old:
// fpm
module fpm(
    input [32:1] a,
    input [32:1] b,
    input clk,
    input rst,
    input in_valid,
    output  [32:1] c,
    output out_valid
    );
For scale: ~13000 cells after synthesis, roughly 5000 flip-flops, ~100 I/O pins, about 0.15 sq mm of cells after synthesis.
clock: 6.36 ns
lec_check: 0
abc_area: 0
cap_margin: 5
cell_pad_in_sites_detail_placement: 1
core_aspect_ratio: 1.92
core_margin: 8
core_utilization: 35
cts_cluster_size: 93
gpl_routability_driven: 1
gpl_timing_driven: 1
hold_slack_margin: 0.08
slew_margin: 0
tns_end_percent: 55
run.sh (not shown) runs the stock make flow with config.mk's settings and CLKGATE_MAP_FILE=.
old: flow completed, timing, DRC and antenna clean
Input-level comparison between new and old:
- removing GPL_ROUTABILITY_DRIVEN (formerly 1)
- changing CORE_MARGIN from 8 to 2
- removing HOLD_SLACK_MARGIN (formerly 0.08)
- setting CTS_CLUSTER_DIAMETER to 209 for the first time
- changing CORE_UTILIZATION from 35 to 66
- removing CTS_CLUSTER_SIZE (formerly 93)
- changing SLEW_MARGIN from 0 to 20
- removing ABC_AREA (formerly 0)
- removing TNS_END_PERCENT (formerly 55)
- removing GPL_TIMING_DRIVEN (formerly 1)
- removing CORE_ASPECT_RATIO (formerly 1.92)
- changing CAP_MARGIN from 5 to 20
- removing CELL_PAD_IN_SITES_DETAIL_PLACEMENT (formerly 1)
- changing the clock period (ns, I/O delays scaled along) from 6.36 to 3.94
==> results <==
- Going from old to new, the final total power was found to have gone up by about 65%.
- Compared old against new; share of power burned in combinational logic within noise.
- Against old, the final cell area of new is lower.
- Post-synthesis chip area from yosys: old vs new identical

* * *

Setup of run a:
Starting RTL as in the previous note.
make LEC_CHECK=0 CAP_MARGIN=20 CORE_ASPECT_RATIO=0.72 CORE_MARGIN=2 CORE_UTILIZATION=27 CTS_CLUSTER_DIAMETER=106 GPL_ROUTABILITY_DRIVEN=0 PLACE_DENSITY=0.77 SETUP_SLACK_MARGIN=0.52 SLEW_MARGIN=20 finish   # period 6.43 ns
The following lists how run b was set up differently from run a:
Settings: a change of CORE_UTILIZATION from 27 to 70; a deleted GPL_ROUTABILITY_DRIVEN that had been 0; a deleted PLACE_DENSITY that had been 0.77; a change of CTS_CLUSTER_DIAMETER from 106 to 348; a deleted CORE_ASPECT_RATIO that had been 0.72; a deleted SETUP_SLACK_MARGIN that had been 0.52; an added CTS_CLUSTER_SIZE of 31; a change of the clock period (ns, I/O delays scaled along) from 6.43 to 3.28.
Run b -> stages 100% | layout checks FAIL | setup timing
Fraction of the core area covered by cells at the end of the flow for run b is higher than for run a.
Run a has a lower non-clock buffer count than run b.
Compared with run a, run b shows a lower total placed instance area.
Comparing run b and run a, the lower inserted tap cell count is on run b.

* * *

fpm again, from the RTL that the note above started with.
==> flow/config.mk <==
export PLATFORM = sky130hd
export DESIGN_NAME = fpm
export DESIGN_NICKNAME = fpm
export VERILOG_FILES = /design/flow/design.v
export SDC_FILE = /design/flow/constraint.sdc
export NUM_CORES = 4
export LEC_CHECK = 0
export CAP_MARGIN = 20
export CORE_MARGIN = 2
export CORE_UTILIZATION = 61
export CTS_CLUSTER_DIAMETER = 209
export SETUP_SLACK_MARGIN = 0.9
export SLEW_MARGIN = 20
==> flow/constraint.sdc <==
create_clock -name core_clock -period 3.31 [get_ports {clk}]
set_input_delay 0.6620 -clock core_clock [delete_from_list [all_inputs] [get_ports {clk}]]
set_output_delay 0.6620 -clock core_clock [all_outputs]
set_load 0.01 [all_outputs]
The baseline reached the layout checks and failed them: negative setup slack.
Edit:
--- a/flow/config.mk
+++ b/flow/config.mk
@@ -10,3 +10,4 @@
-export CORE_UTILIZATION = 61
-export CTS_CLUSTER_DIAMETER = 209
-export SETUP_SLACK_MARGIN = 0.9
+export CORE_UTILIZATION = 66
+export CTS_CLUSTER_DIAMETER = 374
+export CTS_CLUSTER_SIZE = 31
+export SETUP_SLACK_MARGIN = 0.87
==> flow/constraint.sdc (replaced) <==
create_clock -name core_clock -period 3.28 [get_ports {clk}]
set_input_delay 0.6560 -clock core_clock [delete_from_list [all_inputs] [get_ports {clk}]]
set_output_delay 0.6560 -clock core_clock [all_outputs]
set_load 0.01 [all_outputs]
What happened: The changed run finished with negative setup slack left. Worst hold slack gets better by 0.0033 ns. First-iteration DRC count grows by about 7%. Setup slack gets better by 0.052 ns. Final area shrinks by 6.3%. Flip-flop count does not change.
Edit:
--- a/flow/config.mk
+++ b/flow/config.mk
@@ -7,0 +8 @@
+export ABC_AREA = 1
@@ -10,4 +11,2 @@
-export CORE_UTILIZATION = 66
-export CTS_CLUSTER_DIAMETER = 374
-export CTS_CLUSTER_SIZE = 31
-export SETUP_SLACK_MARGIN = 0.87
+export CORE_UTILIZATION = 40
+export SETUP_SLACK_MARGIN = -0.16
==> flow/constraint.sdc (replaced) <==
create_clock -name core_clock -period 5.0 [get_ports {clk}]
set_input_delay 1.0000 -clock core_clock [delete_from_list [all_inputs] [get_ports {clk}]]
set_output_delay 1.0000 -clock core_clock [all_outputs]
set_load 0.01 [all_outputs]
After rerunning: Now the flow completed with no timing, DRC or antenna violations. Wire length grows by 9.4%. First-iteration DRC count goes up by 10%. Core utilization goes down by 25 points. Design area grows by 11%. Non-clock buffer count goes down by 39. Total power drops by 14%.
Edit:
--- a/flow/config.mk
+++ b/flow/config.mk
@@ -8 +7,0 @@
-export ABC_AREA = 1
@@ -11,2 +10,3 @@
-export CORE_UTILIZATION = 40
-export SETUP_SLACK_MARGIN = -0.16
+export CORE_UTILIZATION = 58
+export CTS_CLUSTER_DIAMETER = 209
+export SETUP_SLACK_MARGIN = -0.35
==> flow/constraint.sdc (replaced) <==
create_clock -name core_clock -period 3.69 [get_ports {clk}]
set_input_delay 0.7380 -clock core_clock [delete_from_list [all_inputs] [get_ports {clk}]]
set_output_delay 0.7380 -clock core_clock [all_outputs]
set_load 0.01 [all_outputs]
With this change the flow produced a layout that fails on negative setup slack. Combinational power grows by 14%. Die size shrinks by 33%. Cell area shrinks by about 3.5%. Cell count shrinks by about 26%. Power grows by about 35%. Area after synthesis shrinks by about 2.8%. Sequential power grows by about 36%. Setup slack gets worse by 0.52 ns. Clock power grows by 35%. Sequential share of layout area grows by 2.0 points. Worst hold slack gets better by 0.035 ns.
Power and IR drop assume default switching activity.
